==> 08-28: inputs <==
Design risc16_core, start of the top module:
module risc16_core (
input  logic        clk, reset, start,
output logic        done,
output logic [6:0]  imem_addr,
input  logic [15:0] imem_rdata,
output logic [6:0]  dmem_addr,
output logic        dmem_we,
output logic [15:0] dmem_wdata,
input  logic [15:0] dmem_rdata
);
Settings: LEC_CHECK=0, ABC_AREA=1, CAP_MARGIN=20, CORE_MARGIN=2, CORE_UTILIZATION=65, HOLD_SLACK_MARGIN=0.27, MAX_ROUTING_LAYER=met4, SETUP_SLACK_MARGIN=0.59, SLEW_MARGIN=20; clock period 5.47 ns.
run.sh (not shown) runs the stock make flow with config.mk's settings and CLKGATE_MAP_FILE=.
==> 08-19: changes against 08-28 <==
ABC_AREA = unset   (was 1)
CAP_MARGIN = 5   (was 20)
CELL_PAD_IN_SITES_DETAIL_PLACEMENT = 0   (was unset)
CORE_ASPECT_RATIO = 1.22   (was unset)
CORE_UTILIZATION = 64   (was 65)
CTS_CLUSTER_SIZE = 21   (was unset)
GPL_ROUTABILITY_DRIVEN = 0   (was unset)
GPL_TIMING_DRIVEN = 1   (was unset)
HOLD_SLACK_MARGIN = unset   (was 0.27)
PLACE_DENSITY_LB_ADDON = 0.06   (was unset)
SETUP_SLACK_MARGIN = 1.08   (was 0.59)
TNS_END_PERCENT = 55   (was unset)
==> flow/constraint.sdc (replaced) <==
create_clock -name core_clock -period 3.81 [get_ports {clk}]
set_input_delay 0.7620 -clock core_clock [delete_from_list [all_inputs] [get_ports {clk}]]
set_output_delay 0.7620 -clock core_clock [all_outputs]
set_load 0.01 [all_outputs]
==> results <==
Cell Type Count: 08-19 93; 08-28 54
Mean post-synth cell area: 08-19 11.04 µm²; 08-28 8.837 µm²
Estimated wirelength of the detail-placed design: 08-19 82750 µm; 08-28 85260 µm
Sequential share of the synthesized area: 08-19 0.5137; 08-28 0.5279
Adder and majority cell fraction of the synthesized area: 08-19 0.02109; 08-28 0.02168
Post-Synth XOR/XNOR Area: 08-19 0.006993; 08-28 0.005281
Floorplan die area: 08-19 0.05242 mm²; 08-28 0.05026 mm²
Pre-Place Util: 08-19 0.6435; 08-28 0.6587
Num rows: 08-19 91; 08-28 80
Instance tally after logic synthesis: 08-19 2934; 08-28 3566
Resized cells post-CTS: 08-19 129; 08-28 346
Number of buffers inserted to repair setup after CTS: 08-19 31; 08-28 112
Cell count after placement: 08-19 3984; 08-28 4574
Yosys Chip Area: 08-19 0.03238 mm²; 08-28 0.03151 mm²
Proportion of netlist area held by the largest area contributor: 08-19 0.4748; 08-28 0.4879
Number of cell instances after yosys synthesis: 08-19 2934; 08-28 3566
Worst slack at placement: 08-19 -2494 ps; 08-28 -1266 ps
Result of the run: 08-19 failed layout checks; 08-28 did not finish
Last stage reached: 08-19 -; 08-28 global routing (5_1_grt)
Reasons for failing layout checks: 08-19 negative setup slack; 08-28 -
AND-OR/OR-AND Cells, Area Fraction: 08-19 0.1506; 08-28 0.1615
Width of the die: 08-19 207.7 µm; 08-28 224.2 µm
Multiplexer share: 08-19 0.1163; 08-28 0
Post-synthesis simple-gate area fraction: 08-19 0.1492; 08-28 0.2164


==> pepper <==
Starting RTL as in the previous note.
export LEC_CHECK = 0
export ABC_AREA = 1
export CAP_MARGIN = 20
export CELL_PAD_IN_SITES_DETAIL_PLACEMENT = 2
export CELL_PAD_IN_SITES_GLOBAL_PLACEMENT = 1
export CORE_ASPECT_RATIO = 0.99
export CORE_MARGIN = 2
export CORE_UTILIZATION = 62
export CTS_CLUSTER_DIAMETER = 394
export CTS_CLUSTER_SIZE = 96
export GPL_ROUTABILITY_DRIVEN = 0
export GPL_TIMING_DRIVEN = 0
export MAX_ROUTING_LAYER = met5
export MIN_ROUTING_LAYER = met2
export SETUP_SLACK_MARGIN = 0.54
export SLEW_MARGIN = 20
create_clock -name core_clock -period 4.04 [get_ports {clk}]
==> inputs of maple, as changes to pepper <==
CELL_PAD_IN_SITES_DETAIL_PLACEMENT = not set   (was 2)
CELL_PAD_IN_SITES_GLOBAL_PLACEMENT = not set   (was 1)
CORE_ASPECT_RATIO = 0.7   (was 0.99)
CORE_UTILIZATION = 52   (was 62)
CTS_CLUSTER_DIAMETER = not set   (was 394)
CTS_CLUSTER_SIZE = not set   (was 96)
GPL_ROUTABILITY_DRIVEN = not set   (was 0)
GPL_TIMING_DRIVEN = not set   (was 0)
MAX_ROUTING_LAYER = not set   (was met5)
MIN_ROUTING_LAYER = not set   (was met2)
SETUP_SLACK_MARGIN = not set   (was 0.54)
==> flow/constraint.sdc (replaced) <==
create_clock -name core_clock -period 3.81 [get_ports {clk}]
set_input_delay 0.7620 -clock core_clock [delete_from_list [all_inputs] [get_ports {clk}]]
set_output_delay 0.7620 -clock core_clock [all_outputs]
set_load 0.01 [all_outputs]
==> reports/metrics.cfg <==
[status]
outcome=did not finish
stop_stage=3_5_place_dp
tool.error=Error: detail_place.tcl, 38 bad optional access

[yosys]
synth_adder_area_share=0.0217
async_reset_ff_frac=0
synth_chip_area_um2=31500
synth_flops=575
synth-edff-count=512
yosysWarnings=4

[die]
die_area_um2=52600
chipHeight_um=228
fp_util=0.626
row_count=82
die_x_um=231

(the above is from pepper)
==> reports/metrics.cfg <==
[status]
outcome=finished with violations
violations=setup timing

[yosys]
most_common_cell=nand2_1
synth_chip_area_um2=31500
ys_sh_mux=0
synth_adder_area_share=0.0217
yosysWarnings=4
synth_flops=575
async_reset_ff_frac=0

[die]
chipHeight_um=210
row_count=75
fp_util=0.526
die_x_um=298

[sta]
setup_viol_count_final=538
worst_slack_ps=-1340

[setup_path]
crit_buf_inv=13

(the above is from maple)
